==> flow/design.v (excerpt) <==
module router_extended #(
  parameter B2_LAT_BIN  = 1, B2_LAT_DEC  = 8, B2_LAT_DUO  = 6,
  parameter B10_LAT_DEC = 1, B10_LAT_BIN = 6, B10_LAT_DUO = 6,
  parameter B12_LAT_DUO = 1, B12_LAT_BIN = 6, B12_LAT_DEC = 8
)(
  input  wire        clk,
  input  wire        rst,
  input  wire        start,
  input  wire [2:0]  cond_sel,
  input  wire [3:0]  opcode,
  input  wire [15:0] op_a,
  input  wire [15:0] op_b,
  output reg         busy,
  output reg         done,
  output reg  [31:0] result
);
Size: ~3200 cells after synthesis, ~160 flip-flops, about 21000 sq um of cells after synthesis.
make LEC_CHECK=0 ABC_AREA=1 CAP_MARGIN=20 CORE_MARGIN=2 CORE_UTILIZATION=46 CTS_CLUSTER_DIAMETER=381 CTS_CLUSTER_SIZE=98 MAX_ROUTING_LAYER=met4 PLACE_DENSITY=0.35 SETUP_SLACK_MARGIN=-0.99 SLEW_MARGIN=10 finish   # period 10.0 ns
run.sh (not shown) runs the stock make flow with config.mk's settings and CLKGATE_MAP_FILE=.
Rerun with:
ABC_AREA = default   (was 1)
CORE_UTILIZATION = 70   (was 46)
CTS_CLUSTER_DIAMETER = default   (was 381)
CTS_CLUSTER_SIZE = 25   (was 98)
MAX_ROUTING_LAYER = default   (was met4)
PLACE_DENSITY = default   (was 0.35)
SETUP_SLACK_MARGIN = default   (was -0.99)
SLEW_MARGIN = 20   (was 10)
clock period = 7.66 ns   (was 10.0 ns; I/O delays follow)
The new run ran to the end with no violations. Synthesized cell count shrinks by a quarter to a third. Worst setup slack gets worse by 1.4 ns. Count of clock-buffer cells in the layout is unchanged.
Rerun with:
CTS_CLUSTER_SIZE = default   (was 25)
SETUP_SLACK_MARGIN = 1.48   (was default)
clock period = 4.95 ns   (was 7.66 ns; I/O delays follow)
Outcome: The new run did not get past global routing, error GRT-0232. Die size is unchanged. Synthesized cell count stays the same. Area after synthesis stays the same.


run 1:
The RTL this note starts from:
==> flow/design.v <==
`timescale 1ns/1ps
module base2_alu #(
  parameter LAT_BIN = 1,   
  parameter LAT_DEC = 8,   
  parameter LAT_DUO = 6    
)(
  input  wire        clk,
  input  wire        rst,
  input  wire        start,
  input  wire [3:0]  opcode,
  input  wire [15:0] a,
  input  wire [15:0] b,
  output reg         busy,
  output reg         done,
  output reg  [31:0] result
);
  reg [7:0] countdown;
  wire [7:0] lat_sel =
      (opcode <= 4'd2) ? LAT_BIN :
      ((opcode <= 4'd5) ? LAT_DEC : LAT_DUO);
  wire [31:0] res_bin =
      (opcode==4'd0)   ? (a + b) :
      (opcode==4'd1)   ? (a - b) :
      (opcode==4'd2)   ? (a * b) :
      (opcode==4'd3)   ? (a + b) :
      (opcode==4'd4)   ? (a - b) :
      (opcode==4'd5) ? (a * 16'd10) :
      (opcode==4'd6) ? (a + b) :
      (opcode==4'd7) ? (a - b) :
      (opcode==4'd8)  ? (a * 16'd3) : 32'd0;
  always @(posedge clk) begin
    if (rst) begin
      busy <= 1'b0; done <= 1'b0; countdown <= 8'd0; result <= 32'd0;
    end else begin
      done <= 1'b0;
      if (start && !busy) begin
        busy      <= 1'b1;
        countdown <= (lat_sel==0) ? 1 : lat_sel;
      end else if (busy) begin
        if (countdown > 8'd1) begin
          countdown <= countdown - 8'd1;
        end else begin
          busy   <= 1'b0;
          done   <= 1'b1;
          result <= res_bin;
        end
      end
    end
  end
endmodule
`timescale 1ns/1ps
module base10_alu #(
  parameter LAT_DEC = 1,   
  parameter LAT_BIN = 6,   
  parameter LAT_DUO = 6    
)(
  input  wire        clk,
  input  wire        rst,
  input  wire        start,
  input  wire [3:0]  opcode,
  input  wire [15:0] a,
  input  wire [15:0] b,
  output reg         busy,
  output reg         done,
  output reg  [31:0] result
);
  reg [7:0] countdown;
  wire [7:0] lat_sel =
      ((opcode>=4'd3) && (opcode<=4'd5)) ? LAT_DEC :
      ((opcode<=4'd2) ? LAT_BIN : LAT_DUO);
  wire [31:0] res_bin =
      (opcode==4'd0)   ? (a + b) :
      (opcode==4'd1)   ? (a - b) :
      (opcode==4'd2)   ? (a * b) :
      (opcode==4'd3)   ? (a + b) :
      (opcode==4'd4)   ? (a - b) :
      (opcode==4'd5) ? (a * 16'd10) :
      (opcode==4'd6) ? (a + b) :
      (opcode==4'd7) ? (a - b) :
      (opcode==4'd8)  ? (a * 16'd3) : 32'd0;
  always @(posedge clk) begin
    if (rst) begin
      busy <= 1'b0; done <= 1'b0; countdown <= 8'd0; result <= 32'd0;
    end else begin
      done <= 1'b0;
      if (start && !busy) begin
        busy      <= 1'b1;
        countdown <= (lat_sel==0) ? 1 : lat_sel;
      end else if (busy) begin
        if (countdown > 8'd1) begin
          countdown <= countdown - 8'd1;
        end else begin
          busy   <= 1'b0;
          done   <= 1'b1;
          result <= res_bin;
        end
      end
    end
  end
endmodule
`timescale 1ns/1ps
module base12_alu #(
  parameter LAT_DUO = 1,   
  parameter LAT_BIN = 6,   
  parameter LAT_DEC = 8    
)(
  input  wire        clk,
  input  wire        rst,
  input  wire        start,
  input  wire [3:0]  opcode,
  input  wire [15:0] a,
  input  wire [15:0] b,
  output reg         busy,
  output reg         done,
  output reg  [31:0] result
);
  reg [7:0] countdown;
  wire [7:0] lat_sel =
      ((opcode>=4'd6) && (opcode<=4'd8)) ? LAT_DUO :
      ((opcode<=4'd2) ? LAT_BIN : LAT_DEC);
  wire [31:0] res_bin =
      (opcode==4'd0)   ? (a + b) :
      (opcode==4'd1)   ? (a - b) :
      (opcode==4'd2)   ? (a * b) :
      (opcode==4'd3)   ? (a + b) :
      (opcode==4'd4)   ? (a - b) :
      (opcode==4'd5) ? (a * 16'd10) :
      (opcode==4'd6) ? (a + b) :
      (opcode==4'd7) ? (a - b) :
      (opcode==4'd8)  ? (a * 16'd3) : 32'd0;
  always @(posedge clk) begin
    if (rst) begin
      busy <= 1'b0; done <= 1'b0; countdown <= 8'd0; result <= 32'd0;
    end else begin
      done <= 1'b0;
      if (start && !busy) begin
        busy      <= 1'b1;
        countdown <= (lat_sel==0) ? 1 : lat_sel;
      end else if (busy) begin
        if (countdown > 8'd1) begin
          countdown <= countdown - 8'd1;
        end else begin
          busy   <= 1'b0;
          done   <= 1'b1;
          result <= res_bin;
        end
      end
    end
  end
endmodule
`timescale 1ns/1ps
module router_extended #(
  parameter B2_LAT_BIN  = 1, B2_LAT_DEC  = 8, B2_LAT_DUO  = 6,
  parameter B10_LAT_DEC = 1, B10_LAT_BIN = 6, B10_LAT_DUO = 6,
  parameter B12_LAT_DUO = 1, B12_LAT_BIN = 6, B12_LAT_DEC = 8
)(
  input  wire        clk,
  input  wire        rst,
  input  wire        start,
  input  wire [2:0]  cond_sel,
  input  wire [3:0]  opcode,
  input  wire [15:0] op_a,
  input  wire [15:0] op_b,
  output reg         busy,
  output reg         done,
  output reg  [31:0] result
);
  localparam [1:0] ROUTE_SENTINEL = 2'd3;
  wire [1:0] forced_target = (cond_sel <= 3'd2) ? cond_sel[1:0] : ROUTE_SENTINEL;
  wire [1:0] full_router_target =
      (opcode <= 4'd2)   ? 2'd0 :
      (opcode <= 4'd5) ? 2'd1 :
                                  2'd2;
  localparam [1:0] DUO_FALLBACK_TARGET = (B10_LAT_DUO <= B2_LAT_DUO) ? 2'd1 : 2'd0;
  wire [1:0] router_210_target =
      (opcode <= 4'd2)   ? 2'd0 :
      (opcode <= 4'd5) ? 2'd1 :
                                  DUO_FALLBACK_TARGET;
  wire [1:0] routed_target =
      (forced_target != ROUTE_SENTINEL) ? forced_target :
      (cond_sel == 3'd3) ? full_router_target :
      (cond_sel == 3'd4) ? router_210_target :
                           full_router_target;  
  reg  start_b2, start_b10, start_b12;
  wire busy_b2, done_b2;   wire [31:0] res_b2;
  wire busy_b10, done_b10; wire [31:0] res_b10;
  wire busy_b12, done_b12; wire [31:0] res_b12;
  base2_alu #(.LAT_BIN(B2_LAT_BIN), .LAT_DEC(B2_LAT_DEC), .LAT_DUO(B2_LAT_DUO)) u_b2(
    .clk(clk), .rst(rst), .start(start_b2), .opcode(opcode), .a(op_a), .b(op_b),
    .busy(busy_b2), .done(done_b2), .result(res_b2)
  );
  base10_alu #(.LAT_DEC(B10_LAT_DEC), .LAT_BIN(B10_LAT_BIN), .LAT_DUO(B10_LAT_DUO)) u_b10(
    .clk(clk), .rst(rst), .start(start_b10), .opcode(opcode), .a(op_a), .b(op_b),
    .busy(busy_b10), .done(done_b10), .result(res_b10)
  );
  base12_alu #(.LAT_DUO(B12_LAT_DUO), .LAT_BIN(B12_LAT_BIN), .LAT_DEC(B12_LAT_DEC)) u_b12(
    .clk(clk), .rst(rst), .start(start_b12), .opcode(opcode), .a(op_a), .b(op_b),
    .busy(busy_b12), .done(done_b12), .result(res_b12)
  );
  localparam S_IDLE=0, S_WAIT=1;
  reg [0:0] st;
  always @(posedge clk) begin
    if (rst) begin
      st <= S_IDLE; busy <= 1'b0; done <= 1'b0;
      start_b2 <= 1'b0; start_b10 <= 1'b0; start_b12 <= 1'b0;
      result <= 32'd0;
    end else begin
      done <= 1'b0;
      start_b2 <= 1'b0; start_b10 <= 1'b0; start_b12 <= 1'b0;
      case (st)
        S_IDLE: begin
          if (start) begin
            busy <= 1'b1;
            if (routed_target==2'd0) start_b2  <= 1'b1;
            if (routed_target==2'd1) start_b10 <= 1'b1;
            if (routed_target==2'd2) start_b12 <= 1'b1;
            st <= S_WAIT;
          end
        end
        S_WAIT: begin
          if ( (routed_target==2'd0 && done_b2) ||
               (routed_target==2'd1 && done_b10) ||
               (routed_target==2'd2 && done_b12) ) begin
            result <= (routed_target==2'd0) ? res_b2 :
                      (routed_target==2'd1) ? res_b10 :
                                              res_b12;
            done   <= 1'b1;
            busy   <= 1'b0;
            st     <= S_IDLE;
          end
        end
      endcase
    end
  end
endmodule
clock: 6.61 ns
lec_check: 0
cap_margin: 20
cell_pad_in_sites_global_placement: 0
core_aspect_ratio: 0.72
core_margin: 2
core_utilization: 72
cts_cluster_diameter: 255
cts_cluster_size: 21
gpl_routability_driven: 1
min_routing_layer: met1
place_density_lb_addon: 0.1
setup_slack_margin: -0.0
slew_margin: 40
Run 1: aborted in 5_1_grt (tool error)
[inputs] run 2 vs run 1
Settings: putting MAX_ROUTING_LAYER at met4 where nothing was set; swapping 20 for 15 in CAP_MARGIN; swapping 72 for 66 in CORE_UTILIZATION; swapping 0.72 for 1.81 in CORE_ASPECT_RATIO; putting ABC_AREA at 1 where nothing was set; clearing CTS_CLUSTER_SIZE, which used to be 21; clearing PLACE_DENSITY_LB_ADDON, which used to be 0.1; swapping 6.61 for 2.14 in the clock period (ns, I/O delays scaled along).
--- outcome ---
Number of cells in the yosys synthesis report in run 2 is about 33% higher than in run 1. Run 2 vs run 1: placement row count up in run 2. Taking run 1 as 1.0, run 2 lands at 0.814 on mean post-synth cell area. Delta (run 2 minus run 1): number of distinct library cells after synthesis went down, area after detailed placement went up, chip area estimate from yosys synthesis shows an increase of 8.1%, number of resized instances in the post-cts repair step shows an increase of 204, synthesized-area fraction occupied by and/or/nand/nor cells up 9.1 points. Run 2 never completed; the flow aborted with a tool error in 5_1_grt. Run 1 → run 2: sequential element share of the synthesized area saw a decrease, deepest clock path buffer count saw a decrease.
What run 3 does differently from run 2 at the input level:
Settings: CAP_MARGIN changed from 15 to 20; CORE_UTILIZATION changed from 66 to 64; PLACE_DENSITY_LB_ADDON newly set to 0.1; MAX_ROUTING_LAYER removed (was met4); ABC_AREA removed (was 1); the clock period (ns, I/O delays scaled along) changed from 2.14 to 6.61.
[summary]
- The final report for run 3 shows a completed flow and a layout that fails verification, specifically negative setup slack.
- Compared with run 2, run 3 shows a lower total die size.
- Going from run 2 to run 3, post-synthesis sequential area ratio grows by 1.3 points.
- Run 3 vs run 2: number of distinct standard cells referenced by the synthesized netlist up by more than half
- Cmp run 3 and run 2 / cell count in the Yosys report / lower: run 3
- Run 3 vs run 2 on synthesized area: run 3 is the lower one.
- In the flow results for run 3 and run 2, the post-synthesis instance total is smaller on run 3.
Input changes introduced in run 4 (baseline for comparison: run 3):
Settings: putting MAX_ROUTING_LAYER at met4 where nothing was set; putting PLACE_DENSITY at 0.65 where nothing was set; putting ABC_AREA at 1 where nothing was set; swapping 20 for 15 in CAP_MARGIN; swapping 64 for 72 in CORE_UTILIZATION; putting CTS_CLUSTER_SIZE at 32 where nothing was set; clearing PLACE_DENSITY_LB_ADDON, which used to be 0.1; swapping 6.61 for 2.14 in the clock period (ns, I/O delays scaled along).
Findings:
Summary of run 4 over run 3: synthesized cell count now larger, worst setup slack after placement decreased 3.15 ns, post-place instance area went up by about 18%.
[compare] base=run 3 new=run 4: yosys-reported design area after synthesis now sits higher; floorplan core density rose 7.7 points; instance count after placement with tap cells included rose by 35%.
In the summary table, run 4 is marked failed, with error DPL-0033 raised in 4_1_cts.
Die size was higher in the run labelled run 3.
#### Input delta (run 5 over run 4)
Settings: a change of SETUP_SLACK_MARGIN from -0.0 to -0.55; a change of CAP_MARGIN from 15 to 20; a change of CORE_UTILIZATION from 72 to 45; a change of CTS_CLUSTER_SIZE from 32 to 98; a change of GPL_ROUTABILITY_DRIVEN from 1 to 0; an added PLACE_DENSITY_LB_ADDON of 0.1; a deleted MAX_ROUTING_LAYER that had been met4; an added TNS_END_PERCENT of 15; a deleted PLACE_DENSITY that had been 0.65; a change of the clock period (ns, I/O delays scaled along) from 2.14 to 5.55.
==> comparison <==
On flop and latch count out of synthesis, run 5 and run 4 are basically level. Looking at die size, run 5 sits above run 4. Compared with run 4, run 5 shows a higher placement-stage worst setup slack. Nothing crashed in run 5 and all stages finished; the problem is that the final layout failed, the offending checks being negative setup slack. Tool error DPL-0033 stopped run 4 during 4_1_cts; no final results. Run 5 vs. run 4: area figure in the yosys stat output flat, HPWL after detailed placement decreased by 15% relative to the old numbers, total cell area at the placement stage went down. As far as synthesized cell count goes, run 5 and run 4 are indistinguishable; the numbers are identical. Post-synthesis compound-gate area fraction across run 5 and run 4: no real change.
